## recon_top_level
module recon_top_level#(parameter WIDTH = 15)( 
input [WIDTH:0] Xo, Zo , Yo,
input clk,
input ext_reset,
input [1:0] sel,
output [WIDTH:0] mac_out,
output [WIDTH:0] f,
input af_en,
output complete
);
wire [WIDTH:0] z, coshz, sinhz;
wire reset3;
Neuron #(WIDTH)inneuron(Xo,Yo,Zo,clk,ext_reset, sinhz,coshz,z,reset3,complete,mac_out,af_en);
wire sign_z=z[WIDTH];
wire [WIDTH:0]relu ;
assign relu=sign_z?0:z;
wire [WIDTH:0] ez, ez_1;
add_sub #(WIDTH) adder1(coshz, sinhz, sel[0], ez);
add_sub #(WIDTH) adder2(ez, 16'b0000010000000000, sel[0], ez_1);
wire [WIDTH:0] w2,w3;
wire [WIDTH:0] divisor , dividend;
mux  #(WIDTH)m1(ez, coshz, sel[0], w2);
mux #(WIDTH) m2(ez_1, sinhz, sel[0], w3);
wire [WIDTH:0] div_out;
assign divisor =  {w3[15], (w3[14:0]>>2) };
assign dividend = {w2[15], (w2[14:0]>>2) };
wire [WIDTH:0] X_divout,Y_divout;
recon #(WIDTH) r_div(
 clk,reset3,1'b0,1'b1,
divisor, dividend ,16'b0,
 X_divout , Y_divout , div_out
);
assign f=sel[1]?(sel[0]?mac_out:relu):div_out;  
endmodule
For scale: ~200 flip-flops, about 86 I/O pins, roughly 0.020 mm² of cells after synthesis.
==> flow/config.mk <==
export PLATFORM = sky130hd
export DESIGN_NAME = recon_top_level
export DESIGN_NICKNAME = recon_top_level
export VERILOG_FILES = /design/flow/design.v
export SDC_FILE = /design/flow/constraint.sdc
export NUM_CORES = 4
export LEC_CHECK = 0
export CAP_MARGIN = 15
export CORE_MARGIN = 2
export CORE_UTILIZATION = 72
export HOLD_SLACK_MARGIN = -0.05
export SLEW_MARGIN = 20
export TNS_END_PERCENT = 45
==> flow/constraint.sdc <==
create_clock -name core_clock -period 5.39 [get_ports {clk}]
set_input_delay 1.0780 -clock core_clock [delete_from_list [all_inputs] [get_ports {clk}]]
set_output_delay 1.0780 -clock core_clock [all_outputs]
set_load 0.01 [all_outputs]
run.sh (not shown) runs the stock make flow with config.mk's settings and CLKGATE_MAP_FILE=.
The baseline did not get past global routing (5_1_grt).
Then changed:
--- a/flow/config.mk
+++ b/flow/config.mk
@@ -7,7 +7,5 @@
 export LEC_CHECK = 0
-export CAP_MARGIN = 15
+export CAP_MARGIN = 20
 export CORE_MARGIN = 2
-export CORE_UTILIZATION = 72
-export HOLD_SLACK_MARGIN = -0.05
+export CORE_UTILIZATION = 68
 export SLEW_MARGIN = 20
-export TNS_END_PERCENT = 45
==> flow/constraint.sdc (replaced) <==
create_clock -name core_clock -period 6.88 [get_ports {clk}]
set_input_delay 1.3760 -clock core_clock [delete_from_list [all_inputs] [get_ports {clk}]]
set_output_delay 1.3760 -clock core_clock [all_outputs]
set_load 0.01 [all_outputs]
This time the run completed, yet does not pass: negative setup slack.
Synthesized area does not change.
Die size climbs by 5.7%.
Synthesized cell count is unchanged.
Then changed:
--- a/flow/config.mk
+++ b/flow/config.mk
@@ -7,5 +7,7 @@
 export LEC_CHECK = 0
+export ABC_AREA = 1
 export CAP_MARGIN = 20
 export CORE_MARGIN = 2
-export CORE_UTILIZATION = 68
+export CORE_UTILIZATION = 70
+export CTS_CLUSTER_SIZE = 72
 export SLEW_MARGIN = 20
==> flow/constraint.sdc (replaced) <==
create_clock -name core_clock -period 6.87 [get_ports {clk}]
set_input_delay 1.3740 -clock core_clock [delete_from_list [all_inputs] [get_ports {clk}]]
set_output_delay 1.3740 -clock core_clock [all_outputs]
set_load 0.01 [all_outputs]
After rerunning:
- The new run ran to the end with violations: negative setup slack
- hold slack gets better by 0.0054 ns
- design area falls by a few percent
- via count falls by a few percent
- synthesized area falls by a few percent
- wire length falls by about a fifth
- worst setup slack gets better by 0.75 ns
- non-clock buffer count falls by 132
- power falls by a few percent
- final cell count rises by a little under a tenth
- clock power falls by a few percent
- flip-flop count is unchanged
Then changed:
--- a/flow/config.mk
+++ b/flow/config.mk
@@ -7,7 +7,6 @@
 export LEC_CHECK = 0
-export ABC_AREA = 1
 export CAP_MARGIN = 20
 export CORE_MARGIN = 2
-export CORE_UTILIZATION = 70
-export CTS_CLUSTER_SIZE = 72
+export CORE_UTILIZATION = 72
 export SLEW_MARGIN = 20
+export TNS_END_PERCENT = 45
==> flow/constraint.sdc (replaced) <==
create_clock -name core_clock -period 4.37 [get_ports {clk}]
set_input_delay 0.8740 -clock core_clock [delete_from_list [all_inputs] [get_ports {clk}]]
set_output_delay 0.8740 -clock core_clock [all_outputs]
set_load 0.01 [all_outputs]
After rerunning: With this change the flow aborted during clock tree synthesis (4_1_cts), error DPL-0038; synthesized cell count goes down by about 13%; area after synthesis rises by 3.9%; die area goes up by 0.97%.


Starting RTL as in the previous note.
==> flow/design.v (excerpt) <==
module recon_top_level#(parameter WIDTH = 15)( 
input [WIDTH:0] Xo, Zo , Yo,
input clk,
input ext_reset,
input [1:0] sel,
output [WIDTH:0] mac_out,
output [WIDTH:0] f,
input af_en,
output complete
);
clock: 8.5 ns
lec_check: 0
abc_area: 1
cap_margin: 20
core_margin: 2
core_utilization: 26
cts_cluster_diameter: 311
cts_cluster_size: 98
place_density_lb_addon: 0.09
slew_margin: 20
tns_end_percent: 25
Next try:
Settings changed: CORE_UTILIZATION 26 to 72, CTS_CLUSTER_DIAMETER 311 to 400, PLACE_DENSITY_LB_ADDON 0.09 to unset, TNS_END_PERCENT 25 to unset.
Clock period 8.5 ns to 2.55 ns, I/O delays scaled along.
=> With this change the flow aborted during detailed placement (DPL-0038); synthesized area is unchanged; die size fell by well over a third; synthesized cell count does not change.
Next try:
Settings changed: CTS_CLUSTER_DIAMETER 400 to unset, CTS_CLUSTER_SIZE 98 to 74, HOLD_SLACK_MARGIN set to -0.1.
Clock period 2.55 ns to 6.83 ns, I/O delays scaled along.
- This time the run reached the layout checks and failed them: negative setup slack
- synthesized area stays the same
- die area does not change
- synthesized cell count stays the same


The RTL this note starts from:
==> flow/design.v <==
`timescale 1ns / 1ps
module add_sub #(parameter WIDTH = 15)(
input signed [WIDTH:0] a,b,
input sel, 
output signed [WIDTH:0] out
);
wire [WIDTH+1:0] sum;
assign sum = sel?a-b:a+b;
assign out = {sum[WIDTH+1],sum[WIDTH-1:0]};
endmodule
`timescale 1ns / 1ps
module mux #(parameter WIDTH = 15)(
input [WIDTH:0] a,b,
input sel,
output [WIDTH:0]out
);
assign out = sel?b:a;
endmodule
`timescale 1ns / 1ps
module shifter#(parameter WIDTH = 15)(
input signed [WIDTH:0] a,
output signed [WIDTH:0] b,
input m , 
input [3:0] i
);
assign b = m? (a)>>>i :((i!=0)?(a)>>>(i-1):a);
endmodule
`timescale 1ns / 1ps
module rom#(parameter WIDTH = 15)(
input clk,
input sel ,
input [3:0] i,
output [WIDTH:0] rom_out
    );
 reg [WIDTH:0] rom_mem [0:19] ;
 initial begin
 rom_mem[0] =  16'b0000010000000000;
 rom_mem[1] =  16'b0000001000000000;
 rom_mem[2] =  16'b0000000100000000;
 rom_mem[3] =  16'b0000000010000000;
 rom_mem[4] =  16'b0000000001000000;
 rom_mem[5] =  16'b0000000000100000;
 rom_mem[6] =  16'b0000000000010000;
 rom_mem[7] =  16'b0000000000001000;
 rom_mem[8] =  16'b0000000000000100;
 rom_mem[9] =  16'b0000000000000010;
 rom_mem[10] =  16'b0000001000110010;
 rom_mem[11] =  16'b0000000100000110;
 rom_mem[12] =  16'b0000000010000001;
 rom_mem[13] =  16'b0000000001000000;
 rom_mem[14] =  16'b0000000000100000;
 rom_mem[15] =  16'b0000000000010000;
 rom_mem[16] =  16'b0000000000001000;
 rom_mem[17] =  16'b0000000000000100;
 rom_mem[18] =  16'b0000000000000010;
 rom_mem[19] =  16'b0000000000000001;
 end   
 assign rom_out = sel?rom_mem[i+9]:rom_mem[i-1];
endmodule
`timescale 1ns / 1ps
module recon_controlpath(
input clk,reset,
output reg selmx,selmy,selmz,
output reg [3:0]  i
);
reg start;
always @ (posedge clk) begin
    if(reset) begin 
        i <= 0;
        selmx <= 0;
        selmy <= 0;
        selmz <= 0; 
        start <= 1;
    end
    else if(start) begin
        if(i!=0) begin
        selmx <= 1;
        selmy <= 1;
        selmz <= 1; 
        end
        if(i != 10) begin
         i <= i+1;
        end
        else if (i==10) begin
            start <= 0;
            i <= 0;
            selmx <= 0;
            selmy <= 0;
            selmz <= 0; 
        end
    end
end
endmodule
`timescale 1ns / 1ps
module recon_datapath#(parameter WIDTH = 15)(
input clk,
input m,div,
input [WIDTH:0] Xo,Yo,Zo ,
input selmx,selmy,selmz,
output reg [WIDTH:0] Xout,Yout, Zout,
input [WIDTH:0] z_rom,
input [3:0] i
);
wire [WIDTH:0] x_mux, y_mux , z_mux;
wire [WIDTH:0] x_asout, y_asout , z_asout; 
wire [WIDTH:0] x_fout;
mux m_x(Xo , Xout , selmx , x_mux);
mux m_y(Yo , Yout , selmy , y_mux);
mux m_z(Zo , Zout , selmz , z_mux);
reg [WIDTH:0] Xi , Yi , Zi;
wire di = div?(~y_mux[15]):z_mux[15];
always @ (posedge clk) begin 
if(i!=0) begin
    Xout <= x_fout;
    Yout <= y_asout;
    Zout <= z_asout;
end
end
wire [WIDTH:0] x_sft, y_sft; 
shifter shftx(x_mux ,x_sft ,m, i);
shifter shfty(y_mux ,y_sft,m, i);
add_sub X_as(x_mux , y_sft ,di, x_asout);
add_sub Y_as(y_mux , x_sft ,di, y_asout);
add_sub Z_as(z_mux , z_rom ,~(di), z_asout);
mux m_xout(x_mux, x_asout , m , x_fout);
endmodule
`timescale 1ns / 1ps
module recon#(parameter WIDTH = 15)(
input clk,reset,m,div,
input [WIDTH:0] Xo, Yo ,Zo,
output [WIDTH:0] Xout , Yout , Zout,
output [3:0] i
);
wire selmx,selmy,selmz;
wire [WIDTH:0] rom_out ;
recon_datapath dt(clk,m,div,Xo,Yo,Zo,selmx, selmy,selmz,Xout, Yout, Zout ,rom_out, i);
recon_controlpath ct(clk,reset,selmx,selmy,selmz,i);
rom rm(clk,m,i,rom_out);
endmodule
`timescale 1ns / 1ps
module latch#(parameter WIDTH=15)(
input [WIDTH:0] Xout,Yout,Zout,
input [3:0] i,
input clk,reset,
output reg [WIDTH:0] X_H,Y_H,Z_H,
input af_en);
always@(posedge clk) begin
    if(reset) begin
        X_H<=16'b0;
        Y_H<=16'b0;
        Z_H<=16'b0;
    end
    else if(i==10&af_en)begin
        X_H<=16'b0000010011010100;
        Y_H<=16'b0;
        Z_H<=Yout;
    end
end
endmodule
`timescale 1ns / 1ps
module ResetLogic#(parameter WIDTH=15 )(
input ext_reset,
input clk,
output reg reset1,reset2,reset3,complete
);
reg [5:0] counter;
always@(posedge clk)begin
    if(ext_reset) begin
        reset1<=1;
        reset2<=1;
        reset3 <=1;
        complete <= 0;
        counter<=0;
    end
    else if(counter==0)begin
        counter<=counter+1;
        reset1<=0;
    end
    else if(counter==11) begin
        reset2<=0;
        counter <= counter + 1;
    end
    else if (counter == 22) begin 
        reset3 <= 0;
        counter <= counter + 1;
    end
    else if(counter ==33) begin
        complete <= 1;
    end
    else if(counter <34) begin 
        counter <= counter + 1;
    end
end
endmodule
`timescale 1ns / 1ps
module Neuron#(parameter WIDTH=15)(
input [WIDTH:0] Xo,Yo,Zo,
input clk,reset,
output [WIDTH:0] Sin_H,Cos_H,Z, 
output reset3,complete,
output [WIDTH:0] Yout,
input af_en
);
wire reset1,reset2;
wire zz;
assign Z=Yout;
wire[WIDTH:0] Xout,Zout;
wire [3:0] i1,i2;
wire [WIDTH:0] X_H,Y_H,Z_H;
reg [3:0] i1_d;
ResetLogic RL(reset,clk,reset1,reset2,reset3,complete);
recon linear(clk,reset1,1'b0,1'b0,Xo, Yo ,Zo,Xout , Yout , Zout, i1);
always @(posedge clk) i1_d <= i1;
latch l1(Xout,Yout,Zout, i1_d,clk,reset1,X_H,Y_H,Z_H,af_en);
recon hyperbolic(clk,reset2,1'b1,1'b0,X_H,Y_H,Z_H,Cos_H,Sin_H,zz,i2);
endmodule
`timescale 1ns / 1ps
module recon_top_level#(parameter WIDTH = 15)( 
input [WIDTH:0] Xo, Zo , Yo,
input clk,
input ext_reset,
input [1:0] sel,
output [WIDTH:0] mac_out,
output [WIDTH:0] f,
input af_en,
output complete
);
wire [WIDTH:0] z, coshz, sinhz;
wire reset3;
Neuron #(WIDTH)inneuron(Xo,Yo,Zo,clk,ext_reset, sinhz,coshz,z,reset3,complete,mac_out,af_en);
wire sign_z=z[WIDTH];
wire [WIDTH:0]relu ;
assign relu=sign_z?0:z;
wire [WIDTH:0] ez, ez_1;
add_sub #(WIDTH) adder1(coshz, sinhz, sel[0], ez);
add_sub #(WIDTH) adder2(ez, 16'b0000010000000000, sel[0], ez_1);
wire [WIDTH:0] w2,w3;
wire [WIDTH:0] divisor , dividend;
mux  #(WIDTH)m1(ez, coshz, sel[0], w2);
mux #(WIDTH) m2(ez_1, sinhz, sel[0], w3);
wire [WIDTH:0] div_out;
assign divisor =  {w3[15], (w3[14:0]>>2) };
assign dividend = {w2[15], (w2[14:0]>>2) };
wire [WIDTH:0] X_divout,Y_divout;
recon #(WIDTH) r_div(
 clk,reset3,1'b0,1'b1,
divisor, dividend ,16'b0,
 X_divout , Y_divout , div_out
);
assign f=sel[1]?(sel[0]?mac_out:relu):div_out;  
endmodule
export LEC_CHECK = 0
export ABC_AREA = 1
export CAP_MARGIN = 20
export CORE_MARGIN = 2
export CORE_UTILIZATION = 70
export CTS_CLUSTER_SIZE = 72
export HOLD_SLACK_MARGIN = 0.3
export SETUP_SLACK_MARGIN = 1.38
export SLEW_MARGIN = 20
create_clock -name core_clock -period 4.6 [get_ports {clk}]
The baseline never finished: it broke off in global routing (5_1_grt).
Then changed:
Settings changed: ABC_AREA 1 to not set, CORE_UTILIZATION 70 to 40, CTS_CLUSTER_SIZE 72 to not set, HOLD_SLACK_MARGIN 0.3 to not set, SETUP_SLACK_MARGIN 1.38 to not set.
Clock period 4.6 ns to 8.24 ns, I/O delays scaled along.
=> Now the flow finished clean. Synthesized area rises by 3.9%. Die size rises by 80%. Synthesized cell count falls by 13%.
Then changed:
Clock period 8.24 ns to 8.5 ns, I/O delays scaled along.
=> Sequential share of layout area climbs by 0.65 points. Core utilization drops by 1.3 points. Die size is unchanged. Final cell count drops by 1.5%. Power drops by 5.3%. Routed wire length drops by about 2.2%.
Then changed:
Settings changed: CORE_UTILIZATION 40 to 11.
Clock period 8.5 ns to 9.1 ns, I/O delays scaled along.
The changed run completed with no timing, DRC or antenna violations.
Register-to-register slack improved by 0.30 ns.
Critical path depth climbs by 5.
Utilization went down by 33 points.
Setup slack improves by 0.17 ns.
Total power is lower by about 6%.
Wire length rose by 11%.
Worst hold slack is about the same.
Die area rose to 3.6 times its value.


wip/yarrow:
RTL: the design.v shown in full above, as it stands there.
export LEC_CHECK = 0
export ABC_AREA = 1
export CAP_MARGIN = 20
export CORE_MARGIN = 6
export CORE_UTILIZATION = 72
export CTS_CLUSTER_DIAMETER = 238
export CTS_CLUSTER_SIZE = 100
export GPL_ROUTABILITY_DRIVEN = 0
export MAX_ROUTING_LAYER = met4
export MIN_ROUTING_LAYER = met1
export PLACE_DENSITY_LB_ADDON = 0.28
export SETUP_SLACK_MARGIN = 1.63
export SLEW_MARGIN = 40
export TNS_END_PERCENT = 35
create_clock -name core_clock -period 12.9 [get_ports {clk}]
### wip/yarrow -> wip/umber
Settings: setting GPL_TIMING_DRIVEN to 0 for the first time; changing MIN_ROUTING_LAYER from met1 to met2; removing CTS_CLUSTER_SIZE (formerly 100); changing CTS_CLUSTER_DIAMETER from 238 to 291; setting CORE_ASPECT_RATIO to 1.14 for the first time; changing SLEW_MARGIN from 40 to 10; changing TNS_END_PERCENT from 35 to 80; removing PLACE_DENSITY_LB_ADDON (formerly 0.28); changing CORE_UTILIZATION from 72 to 71; changing ABC_AREA from 1 to 0; removing MAX_ROUTING_LAYER (formerly met4); setting CELL_PAD_IN_SITES_DETAIL_PLACEMENT to 2 for the first time.
==> results <==
- As the logs show, wip/umber stopped at detailed placement (3_5_place_dp) after a tool error, so it never reached the end of the flow.
- Area fraction in compound gates for wip/umber is higher than for wip/yarrow.
- Measured against each other, wip/yarrow and wip/umber differ in area of the die, the lower figure coming from wip/yarrow.
- Going from wip/yarrow to wip/umber, the area of the synthesized netlist per yosys stat was found to have gone up by 760 µm².
[inputs] wip/onyx vs wip/umber
Settings: a deleted CTS_CLUSTER_DIAMETER that had been 291; a deleted ABC_AREA that had been 0; a deleted SETUP_SLACK_MARGIN that had been 1.63; a change of CORE_UTILIZATION from 71 to 66; a deleted GPL_ROUTABILITY_DRIVEN that had been 0; a deleted CORE_ASPECT_RATIO that had been 1.14; a deleted CELL_PAD_IN_SITES_DETAIL_PLACEMENT that had been 2; a deleted TNS_END_PERCENT that had been 80; a deleted GPL_TIMING_DRIVEN that had been 0; a deleted MIN_ROUTING_LAYER that had been met2; a change of SLEW_MARGIN from 10 to 20; a change of CORE_MARGIN from 6 to 2; a change of the clock period (ns, I/O delays scaled along) from 12.9 to 9.1.
--- outcome ---
Per the final summary, wip/onyx finished and its layout is clean on timing, DRC and antenna.
Comparing wip/umber against wip/onyx, there is no change at all in sequential fraction of the synthesis area.
As far as net count after synthesis goes, wip/onyx and wip/umber are indistinguishable; the numbers are identical.
The area figure in the yosys stat output on wip/umber is in line with that on wip/onyx.
Diff wip/umber..wip/onyx | flop and latch count out of synthesis | unchanged
Re floorplan die height: wip/umber and wip/onyx aren't equal, and the higher value belongs to wip/umber.
~same post-synthesis adder-cell area fraction in wip/umber and wip/onyx
Against wip/umber, die outline area in wip/onyx fell slightly.
Area inside the core boundary: wip/onyx higher than wip/umber
Reported for wip/umber and wip/onyx, summed instance area of the synthesized netlist turned out identical to the last digit.
Effective utilization at floorplan | wip/onyx below wip/umber
#### Input delta (wip/pepper over wip/onyx)
Settings: changing CORE_UTILIZATION from 66 to 65; changing the clock period (ns, I/O delays scaled along) from 9.1 to 6.68.
--- outcome ---
| wip/pepper | all stages done | FAIL | negative setup slack |
Total power: wip/pepper > wip/onyx
wip/pepper has less setup slack than wip/onyx.
In the flow results for wip/onyx and wip/pepper, the worst endpoint data arrival time is smaller on wip/pepper.
wip/pepper vs wip/onyx on non-clock buffer count: wip/pepper is the higher one.
For wip/ember, these inputs were changed with respect to wip/pepper:
Settings: CTS_CLUSTER_SIZE: unset -> 99; CORE_UTILIZATION: 65 -> 54; the clock period (ns, I/O delays scaled along): 6.68 -> 7.22.
[wip/ember] flow finished | final checks: failed | reasons: negative setup slack
wip/pepper → wip/ember: data required time at the worst endpoint now sits higher; largest net degree at the start of global routing climbed 8; net switching power moved down; utilization after layout fell 16 points.
Between wip/pepper and wip/ember, power decreased.
On fraction of area in clock buffers and inverters, wip/ember and wip/pepper are basically level.
Compared to wip/pepper, wip/ember has die size about 20% higher.
wip/ember improves on wip/pepper in total detailed-routing wirelength.
Overall track demand over capacity in global routing: wip/ember < wip/pepper
Edits applied to the flow inputs when going from wip/ember to wip/juniper:
Settings: SETUP_SLACK_MARGIN newly set to -0.39; CORE_UTILIZATION changed from 54 to 72; CTS_CLUSTER_DIAMETER newly set to 374.
### Flow results
- In the flow results for wip/ember and wip/juniper, the antenna diode count is larger on wip/ember.
- Compared with wip/ember, wip/juniper shows a higher maximum number of pins on one net before global-route repair.
- wip/juniper vs wip/ember — final cell area excluding filler cells dropped about 1.4%.
- Compared with wip/ember, wip/juniper shows total length of routed met2 wires higher by 1400 µm.
- Lower number of endpoints failing setup at the final stage was reported by wip/ember, not wip/juniper.
- | wip/juniper | all stages done | FAIL | negative setup slack |
- Completing all stages was not enough for wip/ember: its layout failed the final checks because of negative setup slack.
- In the flow results for wip/ember and wip/juniper, the via count of the first global-routing pass is larger on wip/juniper.
- Per the comparison of wip/juniper with wip/ember, total number of cells along the worst setup path down about 8%, overall routing resource usage up 12 points, total power draw higher, netlist area before placement neither gained nor lost much.
- The count of placed standard cells including taps number comes out higher for wip/ember vs wip/juniper.
Power figures rest on the tool's default switching activity, not on a simulated workload.
